==> inputs of quartz <==
==> flow/design.v <==
module CORDIC_tanInv_sqrt(
    output [15:0] X0,   
    output [15:0] Y0,   
    output [15:0] Z0,   
    input  [15:0] Xin,
    input  [15:0] Yin,
    input  [15:0] Zin,   
    input  clk
);
    wire signed [15:0] x_reg [15:0];
    wire signed [15:0] y_reg [15:0];
    wire signed [15:0] z_reg [15:0];
    wire [15:0] x_reg_sh [15:0];
    wire [15:0] y_reg_sh [15:0];
    wire [15:0] sum_x [15:0];
    wire [15:0] sum_y [15:0];
    wire [15:0] sum_z [15:0];
    wire [15:0] y_co;
    wire [15:0] alpha[15:0];
    assign alpha[0]  = 16'h1921;
    assign alpha[1]  = 16'h0ed6;
    assign alpha[2]  = 16'h07d6;
    assign alpha[3]  = 16'h03fa;
    assign alpha[4]  = 16'h01ff;
    assign alpha[5]  = 16'h00ff;
    assign alpha[6]  = 16'h007f;
    assign alpha[7]  = 16'h003f;
    assign alpha[8]  = 16'h001f;
    assign alpha[9]  = 16'h000f;
    assign alpha[10] = 16'h0007;
    assign alpha[11] = 16'h0003;
    assign alpha[12] = 16'h0001;
    assign alpha[13] = 16'h0001;
    assign alpha[14] = 16'h0001;
    assign alpha[15] = 16'h0000;
    Register rx0(x_reg[0], Xin, clk);
    Register ry0(y_reg[0], Yin, clk);
    Register rz0(z_reg[0], Zin, clk);
    assign x_reg_sh[0] = x_reg[0] >>> 0;
    assign y_reg_sh[0] = y_reg[0] >>> 0;
    not n0(y_co[0], y_reg[0][15]);   
    adder_sub ax0(sum_x[0], , x_reg[0], y_reg_sh[0], y_reg[0][15]);
    adder_sub ay0(sum_y[0], , y_reg[0], x_reg_sh[0], y_co[0]);
    adder_sub az0(sum_z[0], , z_reg[0], alpha[0], y_reg[0][15]);
    genvar i;
    generate
        for (i=1; i<16; i=i+1) begin : vectoring_stages
            Register rx(x_reg[i], sum_x[i-1], clk);
            Register ry(y_reg[i], sum_y[i-1], clk);
            Register rz(z_reg[i], sum_z[i-1], clk);
            assign x_reg_sh[i] = x_reg[i] >>> i;
            assign y_reg_sh[i] = y_reg[i] >>> i;
            not yn(y_co[i], y_reg[i][15]);
            adder_sub ax(sum_x[i], , x_reg[i], y_reg_sh[i], y_reg[i][15]);
            adder_sub ay(sum_y[i], , y_reg[i], x_reg_sh[i], y_co[i]);
            adder_sub az(sum_z[i], , z_reg[i], alpha[i], y_reg[i][15]);
        end
    endgenerate
    Register rx16(X0, sum_x[15], clk);
    Register ry16(Y0, sum_y[15], clk);
    Register rz16(Z0, sum_z[15], clk);
endmodule
module adder_sub(
    output signed [15:0] sum,
    output               carry,     
    input  signed [15:0] in1,
    input  signed [15:0] in2,
    input                cin        
);
    assign carry = 0;   
    assign sum = cin ? (in1 - in2) : (in1 + in2);
endmodule
module Register(
    output reg [15:0] q,
    input      [15:0] d,
    input             clk
);
    always @(posedge clk) begin
        q <= d;
    end
endmodule
==> flow/run.sh <==
#!/bin/bash
# the make line also repeats each setting of config.mk as NAME=value (left out here)
make -C /OpenROAD-flow-scripts/flow DESIGN_CONFIG=/design/flow/config.mk WORK_HOME=/design/flow/orfs CLKGATE_MAP_FILE= finish
==> flow/config.mk <==
export PLATFORM = sky130hd
export DESIGN_NAME = CORDIC_tanInv_sqrt
export DESIGN_NICKNAME = CORDIC_tanInv_sqrt
export VERILOG_FILES = /design/flow/design.v
export SDC_FILE = /design/flow/constraint.sdc
export NUM_CORES = 4
export LEC_CHECK = 0
export CAP_MARGIN = 15
export CORE_ASPECT_RATIO = 1.04
export CORE_MARGIN = 2
export CORE_UTILIZATION = 72
export CTS_CLUSTER_DIAMETER = 361
export GPL_ROUTABILITY_DRIVEN = 1
export HOLD_SLACK_MARGIN = 0.29
export MAX_ROUTING_LAYER = met4
export SLEW_MARGIN = 10
==> flow/constraint.sdc <==
create_clock -name core_clock -period 2.96 [get_ports {clk}]
set_input_delay 0.5920 -clock core_clock [delete_from_list [all_inputs] [get_ports {clk}]]
set_output_delay 0.5920 -clock core_clock [all_outputs]
set_load 0.01 [all_outputs]
==> delta: changes against quartz <==
ABC_AREA = 1   (was not set)
CAP_MARGIN = 20   (was 15)
CORE_ASPECT_RATIO = not set   (was 1.04)
CTS_CLUSTER_DIAMETER = not set   (was 361)
GPL_ROUTABILITY_DRIVEN = not set   (was 1)
HOLD_SLACK_MARGIN = not set   (was 0.29)
MAX_ROUTING_LAYER = not set   (was met4)
SLEW_MARGIN = 20   (was 10)
TNS_END_PERCENT = 5   (was not set)
==> flow/constraint.sdc (replaced) <==
create_clock -name core_clock -period 4.04 [get_ports {clk}]
set_input_delay 0.8080 -clock core_clock [delete_from_list [all_inputs] [get_ports {clk}]]
set_output_delay 0.8080 -clock core_clock [all_outputs]
set_load 0.01 [all_outputs]
==> harbor: changes against quartz <==
CAP_MARGIN = 20   (was 15)
CORE_ASPECT_RATIO = not set   (was 1.04)
CORE_UTILIZATION = 45   (was 72)
CTS_CLUSTER_DIAMETER = not set   (was 361)
GPL_ROUTABILITY_DRIVEN = not set   (was 1)
HOLD_SLACK_MARGIN = not set   (was 0.29)
MAX_ROUTING_LAYER = not set   (was met4)
SLEW_MARGIN = 20   (was 10)
==> flow/constraint.sdc (replaced) <==
create_clock -name core_clock -period 7.0 [get_ports {clk}]
set_input_delay 1.4000 -clock core_clock [delete_from_list [all_inputs] [get_ports {clk}]]
set_output_delay 1.4000 -clock core_clock [all_outputs]
set_load 0.01 [all_outputs]
==> comparison <==
delta went through all stages and came out clean. harbor passed the timing, design-rule and antenna checks. quartz produced a layout that fails on negative setup slack.
The lowest clock skew belongs to delta, the highest to quartz.
Via count, lowest first: harbor, quartz, delta.
Between harbor and delta, the lower area after synthesis is in harbor (gap 12%, measured against delta).
The highest final area belongs to delta, the lowest to harbor.
Die size: harbor > delta > quartz.
==> figures <==
| metric | harbor | delta | quartz |
|---|---|---|---|
| Number of placed instances with taps included | 7355 | 9495 | 7283 |
| Footprint of the multi-input gates | 34400 sq um | 38300 sq um | 36700 sq um |
| Horizontal die size | 345 microns | 290 microns | 268 microns |
| Worst-path cell with the longest stage delay | sky130_fd_sc_hd__a2111oi_0 | sky130_fd_sc_hd__inv_1 | sky130_fd_sc_hd__or4_4 |
| Top cell type by instance count after synthesis | sky130_fd_sc_hd__dfxtp_1 | sky130_fd_sc_hd__nand2_1 | sky130_fd_sc_hd__dfxtp_1 |
| Highest signal layer in the routed design | met5 | met4 | met4 |
| Result of the run | finished clean | finished clean | failed layout checks |
| Layout check failures | - | - | negative setup slack |
| Critical Path AT | 4.21 ns | 3.58 ns | 3.78 ns |
| RSZ-0062 raised after global routing | no | no | yes |
| Final antenna diode count | 2 | 0 | 2 |
| Nets at Floorplan | 6668 | 9231 | 6668 |
| Post-route minimum period | 3.67 ns | 3.00 ns | 3.24 ns |

* * *

==> lagoon: inputs <==
Starts from the design.v that is shown in full above.
Settings: LEC_CHECK=0, CAP_MARGIN=15, CORE_ASPECT_RATIO=1.04, CORE_MARGIN=2, CORE_UTILIZATION=72, CTS_CLUSTER_DIAMETER=361, GPL_ROUTABILITY_DRIVEN=1, MAX_ROUTING_LAYER=met4, SLEW_MARGIN=10, TNS_END_PERCENT=5; clock period 2.96 ns.
run.sh (not shown) runs the stock make flow with config.mk's settings and CLKGATE_MAP_FILE=.
==> xenon: changes against lagoon <==
ABC_AREA = 0   (was not set)
CAP_MARGIN = 20   (was 15)
CELL_PAD_IN_SITES_GLOBAL_PLACEMENT = 2   (was not set)
CORE_ASPECT_RATIO = 1.53   (was 1.04)
CORE_MARGIN = 8   (was 2)
CORE_UTILIZATION = 52   (was 72)
CTS_CLUSTER_DIAMETER = not set   (was 361)
CTS_CLUSTER_SIZE = 54   (was not set)
GPL_ROUTABILITY_DRIVEN = not set   (was 1)
PLACE_DENSITY = 0.52   (was not set)
SETUP_SLACK_MARGIN = 0.25   (was not set)
SLEW_MARGIN = 20   (was 10)
TNS_END_PERCENT = not set   (was 5)
==> flow/constraint.sdc (replaced) <==
create_clock -name core_clock -period 2.15 [get_ports {clk}]
set_input_delay 0.4300 -clock core_clock [delete_from_list [all_inputs] [get_ports {clk}]]
set_output_delay 0.4300 -clock core_clock [all_outputs]
set_load 0.01 [all_outputs]
==> maple: changes against lagoon <==
CAP_MARGIN = 20   (was 15)
CORE_ASPECT_RATIO = not set   (was 1.04)
CORE_UTILIZATION = 40   (was 72)
CTS_CLUSTER_DIAMETER = not set   (was 361)
CTS_CLUSTER_SIZE = 99   (was not set)
GPL_ROUTABILITY_DRIVEN = not set   (was 1)
MAX_ROUTING_LAYER = not set   (was met4)
SETUP_SLACK_MARGIN = 0.88   (was not set)
SLEW_MARGIN = 20   (was 10)
TNS_END_PERCENT = not set   (was 5)
==> flow/constraint.sdc (replaced) <==
create_clock -name core_clock -period 7.0 [get_ports {clk}]
set_input_delay 1.4000 -clock core_clock [delete_from_list [all_inputs] [get_ports {clk}]]
set_output_delay 1.4000 -clock core_clock [all_outputs]
set_load 0.01 [all_outputs]
==> qor summary <==
| quantity | lagoon | xenon | maple |
|---|---|---|---|
| Worst skew pair latency | 0.65 ns | 0.69 ns | 0.71 ns |
| Number of global-route vias before repair | 44600 | 54500 | 38300 |
| Crit path from | vectoring_stages[3].rx.q[3] | vectoring_stages[11].ry.q[12] | vectoring_stages[3].ry.q[15] |
| First-pass iteration count of the detailed router | 8 | 7 | 5 |
| Unrepaired setup endpoints after global routing | true | true | false |
| Via count of the routed design | 45200 | 51400 | 39900 |
| Transition at the pin with the smallest max-transition slack | 0.684 ns | 0.538 ns | 0.938 ns |
| Warning total across the stage logs | 91 | 91 | 86 |
| Depth of the most critical reg-to-reg path | 13 | 12 | 12 |
| Die span in y | 279 µm | 408 µm | 365 µm |
| Drt total wl | 134000 µm | 168000 µm | 111000 µm |
| Status | failed layout checks | failed layout checks | complete, no violations |
| Violated checks | negative setup slack | negative setup slack | - |
| Number of standard cells in the final layout excluding fillers | 7469 | 9536 | 7760 |
| Final net count | 7301 | 9021 | 6812 |
| Placement-stage cell area | 57900 µm² | 72600 µm² | 55200 µm² |
| Crit path largest cell delay | 0.43 ns | 0.39 ns | 0.77 ns |
